==> run a: inputs <==
==> flow/design.v (excerpt) <==
module Top_FFT #(
    parameter   INTEGER_SIZE = 4,
                FRACT_SIZE = 14,
                NFFT = 64
) (
    input       wire                                             clk, rst,
    input       wire                                             start_FFT,
    input       wire    signed  [INTEGER_SIZE+FRACT_SIZE-1:0]    serial_in_r, serial_in_i,
    output      wire    signed  [INTEGER_SIZE+FRACT_SIZE-1:0]    serial_out_r, serial_out_i,
    output      wire                                             end_FFT, data_valid_FFT
);
export LEC_CHECK = 0
export CAP_MARGIN = 35
export CELL_PAD_IN_SITES_DETAIL_PLACEMENT = 1
export CELL_PAD_IN_SITES_GLOBAL_PLACEMENT = 0
export CORE_MARGIN = 2
export CORE_UTILIZATION = 61
export GPL_ROUTABILITY_DRIVEN = 0
export MAX_ROUTING_LAYER = met5
export MIN_ROUTING_LAYER = met1
export SETUP_SLACK_MARGIN = 1.5
export SLEW_MARGIN = 5
create_clock -name core_clock -period 12.7 [get_ports {clk}]
run.sh (not shown) runs the stock make flow with config.mk's settings and CLKGATE_MAP_FILE=.
==> run b (differences from run a) <==
==> flow/config.mk (replaced) <==
export PLATFORM = sky130hd
export DESIGN_NAME = Top_FFT
export DESIGN_NICKNAME = Top_FFT
export VERILOG_FILES = /design/flow/design.v
export SDC_FILE = /design/flow/constraint.sdc
export NUM_CORES = 4
export LEC_CHECK = 0
export CAP_MARGIN = 20
export CORE_MARGIN = 2
export CORE_UTILIZATION = 28
export PLACE_DENSITY = 0.6
export SLEW_MARGIN = 20
==> flow/constraint.sdc (replaced) <==
create_clock -name core_clock -period 19.1 [get_ports {clk}]
set_input_delay 3.8200 -clock core_clock [delete_from_list [all_inputs] [get_ports {clk}]]
set_output_delay 3.8200 -clock core_clock [all_outputs]
set_load 0.01 [all_outputs]
==> results <==
In critical path depth, run b and run a do not differ.
In synthesized area, run a and run b do not differ.
In run a the final cell count is smaller than in run b, by about 19%.
Between run a and run b, the lower sequential share of layout area is in run b (gap 0.86 points).
In run a the non-clock buffer count is higher than in run b, by 37.
Against run b, the via count of run a is larger by 11%.
Between run b and run a, the lower fmax is in run a (gap 1.7%, measured against run a).
Of run b and run a, run b has the higher register-to-register slack (gap 6.6 ns).
Of run a and run b, run a has the higher clock skew (gap 0.0093 ns).
Between run b and run a, the lower count of clock-buffer cells in the layout is in run b (gap 47).
==> figures <==
	run a	run b
Switching power total	5365 uW	3207 uW
Met3 layer usage reported by global route	5.835%	1.525%
Total Power Consumption	22730 uW	14470 uW
Overall track demand over capacity in global routing	36.73%	12.14%
Starting utilization of the core area	61.19%	28.11%
Run status	no timing/DRC/antenna violations	no timing/DRC/antenna violations
GR Layer Usage met2	63.03%	22.26%
Slowest stage delay, CP	0.81 ns	0.99 ns
Highest clock rate	94.19 MHz	95.83 MHz
Worst VDD drop	156.0 uV	85.82 uV
Average wire per cell in the routed design	26.74 um	15.83 um
Tap cell instance count	4515	9796
Min setup slack post-route	2.083 ns	8.664 ns
Initial antenna violation count	50	21
Area of the die	341800 um2	741300 um2
Wire length on met3	34.22 mm	16.81 mm
Portion of the layout cell area used by clock cells	5.336%	4.877%
Period Utilization, post-route	83.60%	54.64%
Vias in the first global route	153796	132340
Worst-path fanout max	19	51
Leakage power	0.1139 uW	0.1133 uW

========
==> 04-23: inputs <==
Starting RTL as in the previous note.
export LEC_CHECK = 0
export ABC_AREA = 1
export CAP_MARGIN = 20
export CORE_MARGIN = 2
export CORE_UTILIZATION = 72
export CTS_CLUSTER_DIAMETER = 372
export CTS_CLUSTER_SIZE = 99
export PLACE_DENSITY = 0.6
export SETUP_SLACK_MARGIN = 0.35
export SLEW_MARGIN = 20
create_clock -name core_clock -period 3.99 [get_ports {clk}]
==> inputs of 07-24, as changes to 04-23 <==
ABC_AREA = not set   (was 1)
CTS_CLUSTER_DIAMETER = 227   (was 372)
CTS_CLUSTER_SIZE = not set   (was 99)
SETUP_SLACK_MARGIN = not set   (was 0.35)
==> flow/constraint.sdc (replaced) <==
create_clock -name core_clock -period 7.48 [get_ports {clk}]
set_input_delay 1.4960 -clock core_clock [delete_from_list [all_inputs] [get_ports {clk}]]
set_output_delay 1.4960 -clock core_clock [all_outputs]
set_load 0.01 [all_outputs]
==> comparison <==
- 04-23 died in 4_1_cts. 07-24 stopped in 4_1_cts, error DPL-0033.
- In 04-23 the synthesized cell count is higher than in 07-24, by about 19%.
- Against 04-23, the area after synthesis of 07-24 is lower by about 4%.
- In 04-23 the die area is higher than in 07-24, by 3.9%.

========
==> v36 <==
Top_FFT again, from the RTL that the note above started with.
Settings: LEC_CHECK=0, CAP_MARGIN=5, CORE_MARGIN=2, CORE_UTILIZATION=58, CTS_CLUSTER_DIAMETER=72, CTS_CLUSTER_SIZE=33, GPL_ROUTABILITY_DRIVEN=1, PLACE_DENSITY_LB_ADDON=0.05, SETUP_SLACK_MARGIN=-0.31, SLEW_MARGIN=20, TNS_END_PERCENT=75; clock period 6.32 ns.
==> v5: changes against v36 <==
CAP_MARGIN = 20   (was 5)
CORE_UTILIZATION = 64   (was 58)
CTS_CLUSTER_DIAMETER = default   (was 72)
CTS_CLUSTER_SIZE = default   (was 33)
GPL_ROUTABILITY_DRIVEN = default   (was 1)
PLACE_DENSITY = 0.6   (was default)
PLACE_DENSITY_LB_ADDON = default   (was 0.05)
SETUP_SLACK_MARGIN = default   (was -0.31)
TNS_END_PERCENT = default   (was 75)
==> flow/constraint.sdc (replaced) <==
create_clock -name core_clock -period 12.6 [get_ports {clk}]
set_input_delay 2.5200 -clock core_clock [delete_from_list [all_inputs] [get_ports {clk}]]
set_output_delay 2.5200 -clock core_clock [all_outputs]
set_load 0.01 [all_outputs]
==> v18: changes against v36 <==
CAP_MARGIN = 20   (was 5)
CORE_UTILIZATION = 70   (was 58)
CTS_CLUSTER_DIAMETER = default   (was 72)
CTS_CLUSTER_SIZE = default   (was 33)
GPL_ROUTABILITY_DRIVEN = default   (was 1)
PLACE_DENSITY = 0.6   (was default)
PLACE_DENSITY_LB_ADDON = default   (was 0.05)
SETUP_SLACK_MARGIN = default   (was -0.31)
TNS_END_PERCENT = default   (was 75)
==> flow/constraint.sdc (replaced) <==
create_clock -name core_clock -period 8.97 [get_ports {clk}]
set_input_delay 1.7940 -clock core_clock [delete_from_list [all_inputs] [get_ports {clk}]]
set_output_delay 1.7940 -clock core_clock [all_outputs]
set_load 0.01 [all_outputs]
==> results <==
Run status: v18 no timing/DRC/antenna violations; v36 finished with violations; v5 no timing/DRC/antenna violations
Violated checks: v18 -; v36 setup timing; v5 -
Sw Share: v18 23.5%; v36 23.8%; v5 22.5%
Die ar.: v18 298000 µm²; v36 359000 µm²; v5 326000 µm²
Ratio of routed vias to standard cells: v18 5.71; v36 5.15; v5 5.36
Arrival @ worst endpoint: v18 9.48 ns; v36 8.82 ns; v5 10.97 ns
Area taken by multi-input logic gates: v18 106000 µm²; v36 108000 µm²; v5 106000 µm²
Antenna violations before repair: v18 25; v36 28; v5 29
Vias in the first global route: v18 140000; v36 133000; v5 131000
Total number of vias: v18 127000; v36 124000; v5 121000
Final hold slack: v18 0.276 ns; v36 0.264 ns; v5 0.308 ns
Clock insertion delay at the later pin of the skew report: v18 1.01 ns; v36 0.94 ns; v5 0.94 ns
Internal power component: v18 24.3 mW; v36 28.3 mW; v5 17.1 mW
Final net count: v18 22100; v36 23300; v5 21900
Beginning of the critical path: v18 ST3.CU4.current_state$_DFF_PN0_; v36 ST3.CU4.current_state$_DFF_PN0_; v5 ST3.CU4.counter_seq[1]$_DFF_PN0_
RR Endpoint: v18 ST3.MUL1.D4.out_data[31]$_DFF_PN0_; v36 ST3.MUL1.D2.out_data[29]$_DFF_PN0_; v5 ST3.MUL1.D3.out_data[31]$_DFF_PN0_
Met3 layer wire length in the routed design: v18 33.5 mm; v36 19.9 mm; v5 22.9 mm
Proportion of cell area occupied by registers: v18 37.6%; v36 36.2%; v5 37.8%
Routed metal-1 wire length: v18 201 mm; v36 210 mm; v5 197 mm
Net switching power of the design: v18 7.46 mW; v36 8.82 mW; v5 4.96 mW
Power is estimated from default activity; no workload was simulated.
